// dma_controller
module dma_controller(
    input wire clk,
    input wire reset,
    input wire trigger,
    input wire [4:0] length,
    input wire [31:0] source_address,
    input wire [31:0] destination_add,
    input wire ARREADY,
    input wire [31:0] RDATA,
    input wire RVALID,
    input wire AWREADY,
    input wire WREADY,
    input wire BVALID,
    output reg done,
    output reg [31:0] ARADDR,
    output reg ARVALID,
    output reg RREADY,
    output reg [31:0] AWADDR,
    output reg AWVALID,
    output reg [31:0] WDATA,
    output reg WVALID,
    output reg BREADY
);
    localparam READ_IDLE = 2'b00;
    localparam READ_INIT = 2'b01;
    localparam READ_WAIT = 2'b10;
    localparam READ_DATA = 2'b11;
    localparam WRITE_IDLE = 3'b000;
    localparam WRITE_WAIT = 3'b001;
    localparam WRITE_DATA = 3'b010;
    localparam WRITE_AW_HANDSHAKE = 3'b011;
    localparam WRITE_W_HANDSHAKE = 3'b100;
    localparam WRITE_RESP = 3'b101;
    localparam WRITE_STALL = 3'b110;
    reg [1:0] read_state;
    reg [2:0] write_state;
    reg [4:0] read_count, write_count;
    reg [31:0] current_read_addr, current_write_addr;
    reg [2:0] xfer_words;    
    reg fifo_write_en, fifo_read_en;
    wire fifo_full, fifo_empty;
    wire [31:0] fifo_read_data;
    reg [31:0] fifo_write_data;
    wire read_done, write_done;
    sync_fifo fifo (
        .clk(clk),
        .reset(reset),
        .FIFO_RD_EN(fifo_read_en),
        .FIFO_WR_EN(fifo_write_en),
        .write_data(fifo_write_data),
        .read_data(fifo_read_data),
  ...
For scale: ~2200 cells after synthesis, roughly 780 flip-flops, roughly 210 I/O pins.
clock: 4.0 ns
lec_check: 0
cap_margin: 20
core_margin: 10
core_utilization: 40
max_routing_layer: met4
slew_margin: 20
tns_end_percent: 70
run.sh (not shown) runs the stock make flow with config.mk's settings and CLKGATE_MAP_FILE=.
Then changed:
--- a/flow/config.mk
+++ b/flow/config.mk
@@ -8,6 +8,5 @@
 export CAP_MARGIN = 20
-export CORE_MARGIN = 10
-export CORE_UTILIZATION = 40
-export MAX_ROUTING_LAYER = met4
+export CORE_MARGIN = 2
+export CORE_UTILIZATION = 52
+export CTS_CLUSTER_SIZE = 98
 export SLEW_MARGIN = 20
-export TNS_END_PERCENT = 70
==> flow/constraint.sdc (replaced) <==
create_clock -name core_clock -period 1.84 [get_ports {clk}]
set_input_delay 0.3680 -clock core_clock [delete_from_list [all_inputs] [get_ports {clk}]]
set_output_delay 0.3680 -clock core_clock [all_outputs]
set_load 0.01 [all_outputs]
After rerunning:
- The new run finished with negative setup slack left
- cell area climbs by about a fifth
- setup slack is worse by 1.3 ns
- area after synthesis stays the same
- non-clock buffer count climbs by 338
- synthesized cell count is unchanged
- sequential share of layout area drops by 8.3 points
- total power climbs by well over a third
- die size drops by a quarter to a third
Then changed:
--- a/flow/config.mk
+++ b/flow/config.mk
@@ -9,4 +9,4 @@
 export CORE_MARGIN = 2
-export CORE_UTILIZATION = 52
-export CTS_CLUSTER_SIZE = 98
+export CORE_UTILIZATION = 66
+export CTS_CLUSTER_SIZE = 25
 export SLEW_MARGIN = 20
==> flow/constraint.sdc (replaced) <==
create_clock -name core_clock -period 1.61 [get_ports {clk}]
set_input_delay 0.3220 -clock core_clock [delete_from_list [all_inputs] [get_ports {clk}]]
set_output_delay 0.3220 -clock core_clock [all_outputs]
set_load 0.01 [all_outputs]
Outcome: The changed run completed, yet does not pass: negative setup slack. Clock-buffer cell count shrinks by 3. First-iteration DRC count grows by 83%. Wire length grows by 11%. Global-route usage grows by 7.3 points. Cell area shrinks by about 4%. Worst setup slack is worse by 0.75 ns. Total power grows by about 16%. Die size shrinks by about 20%. Flip-flop count stays the same. Clock skew grows by 0.023 ns. Hold slack is worse by 0.058 ns.
Then changed:
--- a/flow/config.mk
+++ b/flow/config.mk
@@ -9,4 +9,3 @@
 export CORE_MARGIN = 2
-export CORE_UTILIZATION = 66
-export CTS_CLUSTER_SIZE = 25
+export CORE_UTILIZATION = 65
 export SLEW_MARGIN = 20
==> flow/constraint.sdc (replaced) <==
create_clock -name core_clock -period 1.99 [get_ports {clk}]
set_input_delay 0.3980 -clock core_clock [delete_from_list [all_inputs] [get_ports {clk}]]
set_output_delay 0.3980 -clock core_clock [all_outputs]
set_load 0.01 [all_outputs]
The changed run completed, yet does not pass: negative setup slack.
Count of clock-buffer cells in the layout shrinks by 6.
Wire length fell by roughly a tenth.
First-iteration DRC count shrinks by about a fifth.

* * *

dma_controller again, from the RTL that the note above started with.
clock: 3.24 ns
lec_check: 0
cap_margin: 15
core_margin: 2
core_utilization: 71
cts_cluster_diameter: 29
cts_cluster_size: 41
hold_slack_margin: -0.09
max_routing_layer: met4
setup_slack_margin: 0.91
slew_margin: 20
Rerun with:
--- a/flow/config.mk
+++ b/flow/config.mk
@@ -11 +10,0 @@
-export CTS_CLUSTER_DIAMETER = 29
@@ -13 +12 @@
-export HOLD_SLACK_MARGIN = -0.09
+export HOLD_SLACK_MARGIN = -0.1
@@ -15 +14 @@
-export SETUP_SLACK_MARGIN = 0.91
+export PLACE_DENSITY = 0.66
The changed run passed the timing, design-rule and antenna checks.
Wire length is lower by well over a third.
Worst setup slack improved by 0.34 ns.
Cell count is lower by a few percent.
Total power is lower by a quarter to a third.
Cell area is lower by roughly a tenth.
Via count is lower by about a fifth.
Maximum frequency is higher by roughly a tenth.
Combinational power is lower by a quarter to a third.
Sequential power stays flat.
Area after synthesis does not change.
Rerun with:
--- a/flow/config.mk
+++ b/flow/config.mk
@@ -10,0 +11 @@
+export CTS_CLUSTER_DIAMETER = 27
@@ -12 +13 @@
-export HOLD_SLACK_MARGIN = -0.1
+export HOLD_SLACK_MARGIN = -0.04
@@ -14 +14,0 @@
-export PLACE_DENSITY = 0.66
After rerunning:
- The new run went through all stages and came out clean
- wire length rose by 18%
- worst setup slack got worse by 0.26 ns
- final area grows by 7.7%
- power rises by 27%
- synthesized cell count is unchanged
- synthesized area is unchanged
- non-clock buffer count is unchanged
- clock skew decreases by 0.013 ns
- critical path depth shrinks by 1
- first-iteration DRC count came out higher by 19%
- die area is unchanged
Rerun with:
--- a/flow/config.mk
+++ b/flow/config.mk
@@ -8 +8 @@
-export CAP_MARGIN = 15
+export CAP_MARGIN = 20
@@ -10,5 +10 @@
-export CORE_UTILIZATION = 71
-export CTS_CLUSTER_DIAMETER = 27
-export CTS_CLUSTER_SIZE = 41
-export HOLD_SLACK_MARGIN = -0.04
-export MAX_ROUTING_LAYER = met4
+export CORE_UTILIZATION = 28
==> flow/constraint.sdc (replaced) <==
create_clock -name core_clock -period 2.9 [get_ports {clk}]
set_input_delay 0.5800 -clock core_clock [delete_from_list [all_inputs] [get_ports {clk}]]
set_output_delay 0.5800 -clock core_clock [all_outputs]
set_load 0.01 [all_outputs]
Count of clock-buffer cells in the layout goes down by 93.
Total power goes down by roughly a tenth.
Sequential cell count is unchanged.
Final area goes down by a few percent.
Area after synthesis stays the same.
Die size goes up to 2.5 times its value.
Worst setup slack improves by 0.058 ns.
Clock power goes down by a quarter to a third.
Non-clock buffer count goes up by 23.
Via count goes down by roughly a tenth.

* * *

## north
dma_controller again, from the RTL that the note above started with.
clock: 2.9 ns
lec_check: 0
cap_margin: 20
core_margin: 2
core_utilization: 40
slew_margin: 20
north reached the final stage; the timing, design-rule and antenna checks on its layout passed.
Input-level comparison between south and north:
--- a/flow/config.mk
+++ b/flow/config.mk
@@ -10 +10,2 @@
-export CORE_UTILIZATION = 40
+export CORE_UTILIZATION = 66
+export CTS_CLUSTER_SIZE = 36
==> flow/constraint.sdc <==
create_clock -name core_clock -period 1.61 [get_ports {clk}]
set_input_delay 0.3220 -clock core_clock [delete_from_list [all_inputs] [get_ports {clk}]]
set_output_delay 0.3220 -clock core_clock [all_outputs]
set_load 0.01 [all_outputs]
[summary]
- south finished all stages; layout check result: FAIL, due to negative setup slack.
- The number of buffers added for setup after CTS of south is higher than that of north.
- Setup skew after layout (south over north): decrease, 0.012 ns
- Buffers plus inverters on the worst setup path: south higher than north
- Critical path capture point: fifo.mem[7][27]$_DFFE_PP_ -> north, fifo.read_data[29]$_DFFE_PP0P_ -> south
- Comparing north and south, maximum single-stage delay on the critical path is lower on north.
- Compared with north, south shows weighted congestion at the end of routability-driven global placement higher by 9.5%.
- north → south: via count rose 5141, standard-cell row count fell about 23%, number of cells on the worst hold path fell 1, total power rose about 100%, arrival time reported for the critical path endpoint rose 0.27 ns.
#### Input delta (east over south)
--- a/flow/config.mk
+++ b/flow/config.mk
@@ -10,2 +10 @@
-export CORE_UTILIZATION = 66
-export CTS_CLUSTER_SIZE = 36
+export CORE_UTILIZATION = 44
==> flow/constraint.sdc <==
create_clock -name core_clock -period 2.52 [get_ports {clk}]
set_input_delay 0.5040 -clock core_clock [delete_from_list [all_inputs] [get_ports {clk}]]
set_output_delay 0.5040 -clock core_clock [all_outputs]
set_load 0.01 [all_outputs]
### Flow results
Sequential power delta for east relative to south: about 36% lower. east vs south — clock-buffer cell count dropped by a few percent. east against south: combinational share of cell area saw an increase; post-layout minimum cycle time saw a decrease; total length of routed met3 wires shows a reduction of 63%. east did not stop at any stage, and its layout met the timing, design-rule and antenna checks. Average detailed-routed wire length per instance ended up 28% lower on east than on south. In the flow results for east and south, the depth of the worst register-to-register path is larger on south. Taking south as the reference, in east fraction of area in registers now larger, largest net degree at the start of global routing now larger, logic depth of the worst path, buffers included now smaller.
Relative to east, the following input files were edited for west:
--- a/flow/config.mk
+++ b/flow/config.mk
@@ -10 +10 @@
-export CORE_UTILIZATION = 44
+export CORE_UTILIZATION = 69
==> flow/constraint.sdc <==
create_clock -name core_clock -period 2.47 [get_ports {clk}]
set_input_delay 0.4940 -clock core_clock [delete_from_list [all_inputs] [get_ports {clk}]]
set_output_delay 0.4940 -clock core_clock [all_outputs]
set_load 0.01 [all_outputs]
Notes after the runs:
east → west: via count of the first global-routing pass up 1.4%, count of instances resized after the clock tree is built now larger, final area shows a reduction of about 2.3%, arrival time of the worst setup path climbed 0.09 ns.
west ends up with a area of the core that is about 37% lower than in east.
Sort west and east by global-route usage over all layers, descending, and west comes first.
Fraction of power consumed by combinational cells up 1.0 points in west wrt east
On west: number of non-clock buffers in the layout is about 4% lower than what east gave.
--- input diff west..middle ---
--- a/flow/config.mk
+++ b/flow/config.mk
@@ -7,0 +8 @@
+export ABC_AREA = 1
@@ -10,0 +12 @@
+export PLACE_DENSITY = 0.37
==> flow/constraint.sdc <==
create_clock -name core_clock -period 2.13 [get_ports {clk}]
set_input_delay 0.4260 -clock core_clock [delete_from_list [all_inputs] [get_ports {clk}]]
set_output_delay 0.4260 -clock core_clock [all_outputs]
set_load 0.01 [all_outputs]
## What came out
As of middle, area of all placed cells without fillers had risen by a little under 10% compared to west.
middle vs west: combinational power up by more than half
Compared with west, middle shows instance count of the mapped netlist higher by about 50%.
Sort west and middle by mean instance size in the synthesized netlist asc -> top: middle
[middle] flow finished | final checks: failed | reasons: negative setup slack

* * *

dma_controller again, from the RTL that the note above started with.
==> flow/config.mk <==
export PLATFORM = sky130hd
export DESIGN_NAME = dma_controller
export DESIGN_NICKNAME = dma_controller
export VERILOG_FILES = /design/flow/design.v
export SDC_FILE = /design/flow/constraint.sdc
export NUM_CORES = 4
export LEC_CHECK = 0
export CAP_MARGIN = 5
export CORE_MARGIN = 2
export CORE_UTILIZATION = 72
export CTS_CLUSTER_SIZE = 15
export SLEW_MARGIN = 40
==> flow/constraint.sdc <==
create_clock -name core_clock -period 2.26 [get_ports {clk}]
set_input_delay 0.4520 -clock core_clock [delete_from_list [all_inputs] [get_ports {clk}]]
set_output_delay 0.4520 -clock core_clock [all_outputs]
set_load 0.01 [all_outputs]
The first run ran to the end with violations: setup timing.
Change:
- CAP_MARGIN: 5 -> 10
- SLEW_MARGIN: 40 -> 20
- clock period: 2.26 -> 1.99 ns (I/O delays scaled with it)
The changed run did not get past 5_1_grt.
Synthesized cell count does not change.
Die area does not change.
Area after synthesis is unchanged.
Change:
- CAP_MARGIN: 10 -> 20
- CORE_UTILIZATION: 72 -> 70
- CTS_CLUSTER_SIZE: 15 -> 37
- SETUP_SLACK_MARGIN: not set -> 0.52
The new run finished with setup timing left.
Die area rose by 2.8%.
Synthesized area stays the same.
Synthesized cell count does not change.
Change:
- CORE_UTILIZATION: 70 -> 64
- CTS_CLUSTER_SIZE: 37 -> not set
- SETUP_SLACK_MARGIN: 0.52 -> not set
- clock period: 1.99 -> 2.08 ns (I/O delays scaled with it)
Outcome: The changed run produced a layout that fails on setup timing. Worst hold slack improved by 0.035 ns. Via count came out lower by 14%. Sequential share of layout area came out higher by 0.94 points. Final area came out lower by 1.7%. Non-clock buffer count came out lower by 51. Global-route usage came out lower by 9.6 points.
Change:
- CORE_UTILIZATION: 64 -> 12
- clock period: 2.08 -> 4.02 ns (I/O delays scaled with it)
Effect: With this change the flow went through all stages and came out clean. Register-to-register slack improves by 1.2 ns. Total power is lower by 53%. Sequential power decreases by 48%. Setup slack gets better by 1.2 ns. Global-route usage fell by 28 points. Worst hold slack improves by 0.096 ns. Wire length barely changes. Critical path depth decreases by 3. Final area stays flat. Synthesized area does not change. Utilization is lower by 69 points.
Change:
- CORE_UTILIZATION: 12 -> 70
- CTS_CLUSTER_SIZE: not set -> 40
- SETUP_SLACK_MARGIN: not set -> 0.6
- clock period: 4.02 -> 2.08 ns (I/O delays scaled with it)
Result: The new run ran to the end with violations: setup timing; power is higher by 130%; utilization grows by 78 points; cell area rises by 2.4%; clock-buffer cell count is lower by 4; worst setup slack loses 2.0 ns; clock power rises by 86%; critical path depth goes up by 3; clock skew barely changes.

* * *

The RTL this note starts from:
==> flow/design.v <==
module sync_fifo (
    input  wire        clk,
    input  wire        reset,
    input  wire        FIFO_WR_EN,
    input  wire        FIFO_RD_EN,
    input  wire [31:0] write_data,
    output reg  [31:0] read_data,
    output wire        FIFO_FULL,
    output wire        FIFO_EMPTY
);
    localparam DEPTH      = 16;
    localparam ADDR_WIDTH = 4;            
    localparam PTR_WIDTH  = ADDR_WIDTH + 1;  
    reg [31:0] mem [0:DEPTH-1];
    reg [PTR_WIDTH-1:0] wr_ptr;    
    reg [PTR_WIDTH-1:0] rd_ptr;
    wire [ADDR_WIDTH-1:0] wr_addr = wr_ptr[ADDR_WIDTH-1:0];
    wire [ADDR_WIDTH-1:0] rd_addr = rd_ptr[ADDR_WIDTH-1:0];
    assign FIFO_EMPTY = (wr_ptr == rd_ptr);
    assign FIFO_FULL =
        (wr_addr == rd_addr) && (wr_ptr[PTR_WIDTH-1] != rd_ptr[PTR_WIDTH-1]);
    always @(posedge clk or posedge reset) begin
        if (reset) begin
            wr_ptr <= 0;
        end else begin
            if (FIFO_WR_EN && !FIFO_FULL) begin
                mem[wr_addr] <= write_data;
                wr_ptr <= wr_ptr + 1;        
            end
        end
    end
    always @(posedge clk or posedge reset) begin
        if (reset) begin
            rd_ptr <= 0;
            read_data <= 0;
        end else begin
            if (FIFO_RD_EN && !FIFO_EMPTY) begin
                read_data <= mem[rd_addr];
                rd_ptr <= rd_ptr + 1;        
            end
        end
    end
endmodule
`timescale 1ns / 1ps
module dma_controller(
    input wire clk,
    input wire reset,
    input wire trigger,
    input wire [4:0] length,
    input wire [31:0] source_address,
    input wire [31:0] destination_add,
    input wire ARREADY,
    input wire [31:0] RDATA,
    input wire RVALID,
    input wire AWREADY,
    input wire WREADY,
    input wire BVALID,
    output reg done,
    output reg [31:0] ARADDR,
    output reg ARVALID,
    output reg RREADY,
    output reg [31:0] AWADDR,
    output reg AWVALID,
    output reg [31:0] WDATA,
    output reg WVALID,
    output reg BREADY
);
    localparam READ_IDLE = 2'b00;
    localparam READ_INIT = 2'b01;
    localparam READ_WAIT = 2'b10;
    localparam READ_DATA = 2'b11;
    localparam WRITE_IDLE = 3'b000;
    localparam WRITE_WAIT = 3'b001;
    localparam WRITE_DATA = 3'b010;
    localparam WRITE_AW_HANDSHAKE = 3'b011;
    localparam WRITE_W_HANDSHAKE = 3'b100;
    localparam WRITE_RESP = 3'b101;
    localparam WRITE_STALL = 3'b110;
    reg [1:0] read_state;
    reg [2:0] write_state;
    reg [4:0] read_count, write_count;
    reg [31:0] current_read_addr, current_write_addr;
    reg [2:0] xfer_words;    
    reg fifo_write_en, fifo_read_en;
    wire fifo_full, fifo_empty;
    wire [31:0] fifo_read_data;
    reg [31:0] fifo_write_data;
    wire read_done, write_done;
    sync_fifo fifo (
        .clk(clk),
        .reset(reset),
        .FIFO_RD_EN(fifo_read_en),
        .FIFO_WR_EN(fifo_write_en),
        .write_data(fifo_write_data),
        .read_data(fifo_read_data),
        .FIFO_FULL(fifo_full),
        .FIFO_EMPTY(fifo_empty)
    );
    assign read_done = (read_count == xfer_words) && !(xfer_words == 0);
    assign write_done = (write_count == xfer_words) && !(xfer_words == 0);
    always @(posedge clk or posedge reset) begin
        if (reset) begin
            done <= 0;
        end
        else if (read_state == READ_IDLE && trigger) begin
            done <= 0;
        end
        else begin
            done <= read_done && write_done;
        end
    end    
    always @(posedge clk or posedge reset) begin
        if (reset) begin
            read_state <= READ_IDLE;
            read_count <= 0;
            xfer_words <= 0;
            ARADDR <= 0;
            ARVALID <= 0;
            RREADY <= 1;
            fifo_write_en <= 0;
        end else begin
            case (read_state)
                READ_IDLE: begin
                    ARADDR <= 0;
                    ARVALID <= 0;
                    if (trigger) begin
                        read_count <= 0;
                        xfer_words <= length[4:2];
                        current_read_addr <= source_address;
                        read_state <= READ_INIT;
                    end    
                end
                READ_INIT: begin
                    fifo_write_en <= 0;
                    if (read_count == xfer_words) begin    
                        read_state <= READ_IDLE;
                    end
                    else if (!fifo_full) begin
                        ARADDR <= current_read_addr;
                        ARVALID <= 1;
                        read_state <= READ_WAIT;
                    end
                end
                READ_WAIT: begin
                    if (ARREADY && ARVALID) begin
                        ARVALID <= 0;
                        read_state <= READ_DATA;
                    end
                end
                READ_DATA: begin
                    if (RVALID && RREADY) begin
                        fifo_write_en <= 1;
                        fifo_write_data <= RDATA;
                        read_count <= read_count + 1;
                        current_read_addr <= current_read_addr + 4;                 
                        read_state <= READ_INIT;
                    end    
                end                      
                default: read_state <= READ_IDLE;
            endcase
        end
    end
    always @(posedge clk or posedge reset) begin
        if (reset) begin
            write_state <= WRITE_IDLE;
            write_count <= 0;
            AWADDR <= 32'b0;            
            WDATA <= 32'b0;            
            AWVALID <= 0;
            WVALID <= 0;
            BREADY <= 1;
            fifo_read_en <= 0;
        end 
        else begin
            case (write_state)
                WRITE_IDLE: begin
                    AWADDR <= 32'b0;
                    WDATA <= 32'b0;
                    AWVALID <= 0;
                    WVALID <= 0;
                    if(!fifo_empty) begin
                        write_count <= 0;
                        current_write_addr <= destination_add;
                        fifo_read_en <= 1;
                        write_state <= WRITE_WAIT;
                    end
                    else if (trigger && read_state == READ_IDLE) begin
                        write_count <= 0;
                    end
                end
                WRITE_WAIT: begin
                    fifo_read_en <= 0;
                    if (write_count == xfer_words) begin   
                        write_state <= WRITE_IDLE;
                    end    
                    else begin
                        write_state <= WRITE_DATA;
                    end
                end
                WRITE_DATA: begin
                        AWADDR <= current_write_addr;
                        AWVALID <= 1;
                        WDATA <= fifo_read_data;
                        WVALID <= 1;
                        write_state <= WRITE_AW_HANDSHAKE;
                end
                WRITE_AW_HANDSHAKE: begin
                    if(AWVALID && AWREADY) begin
                        AWVALID <= 0;
                        write_state <= WRITE_W_HANDSHAKE;
                    end
                end
                WRITE_W_HANDSHAKE: begin
                    if(WVALID && WREADY) begin
                        WVALID <= 0;
                        write_state <= WRITE_RESP;
                    end
                end
                WRITE_RESP: begin
                    if(BVALID && BREADY) begin
                        write_count <= write_count + 1;
                        current_write_addr <= current_write_addr + 4;
                        if (!fifo_empty) begin
                            fifo_read_en <= 1;
                            write_state <= WRITE_WAIT;
                        end
                        else begin
                            write_state <= WRITE_STALL;
                        end
                    end
                end
                WRITE_STALL: begin
                    if (write_count == xfer_words) begin
                        write_state <= WRITE_IDLE;
                    end
                    else if (!fifo_empty) begin
                        fifo_read_en <= 1;
                        write_state <= WRITE_WAIT;
                    end
                end
                default: write_state <= WRITE_WAIT;
            endcase 
        end
    end
endmodule  
export LEC_CHECK = 0
export ABC_AREA = 1
export CAP_MARGIN = 10
export CELL_PAD_IN_SITES_DETAIL_PLACEMENT = 1
export CELL_PAD_IN_SITES_GLOBAL_PLACEMENT = 0
export CORE_ASPECT_RATIO = 1.04
export CORE_MARGIN = 8
export CORE_UTILIZATION = 28
export CTS_CLUSTER_SIZE = 33
export GPL_ROUTABILITY_DRIVEN = 0
export MAX_ROUTING_LAYER = met4
export MIN_ROUTING_LAYER = met1
export PLACE_DENSITY_LB_ADDON = 0.15
export SLEW_MARGIN = 25
export TNS_END_PERCENT = 100
create_clock -name core_clock -period 1.69 [get_ports {clk}]
The baseline produced a layout that fails on negative setup slack.
Next try:
==> flow/config.mk (replaced) <==
export PLATFORM = sky130hd
export DESIGN_NAME = dma_controller
export DESIGN_NICKNAME = dma_controller
export VERILOG_FILES = /design/flow/design.v
export SDC_FILE = /design/flow/constraint.sdc
export NUM_CORES = 4
export LEC_CHECK = 0
export CAP_MARGIN = 15
export CORE_MARGIN = 2
export CORE_UTILIZATION = 71
export CTS_CLUSTER_SIZE = 41
export MAX_ROUTING_LAYER = met4
export SLEW_MARGIN = 20
==> flow/constraint.sdc (replaced) <==
create_clock -name core_clock -period 3.24 [get_ports {clk}]
set_input_delay 0.6480 -clock core_clock [delete_from_list [all_inputs] [get_ports {clk}]]
set_output_delay 0.6480 -clock core_clock [all_outputs]
set_load 0.01 [all_outputs]
What happened:
- This time the run passed the timing, design-rule and antenna checks
- final area came out lower by about 20%
- first-iteration DRC count grows by 100%
- sequential share of layout area climbs by 12 points
- clock power came out lower by about 60%
- wire length goes down by about 32%
- count of clock-buffer cells in the layout went down by 25
- fmax decreases by about 23%
- synthesized cell count falls by 32%
- worst setup slack gets better by 920 ps
- utilization rises by 47 points
- synthesized area went down by 6.5%
Power figures rest on the tool's default switching activity, not on a simulated workload.
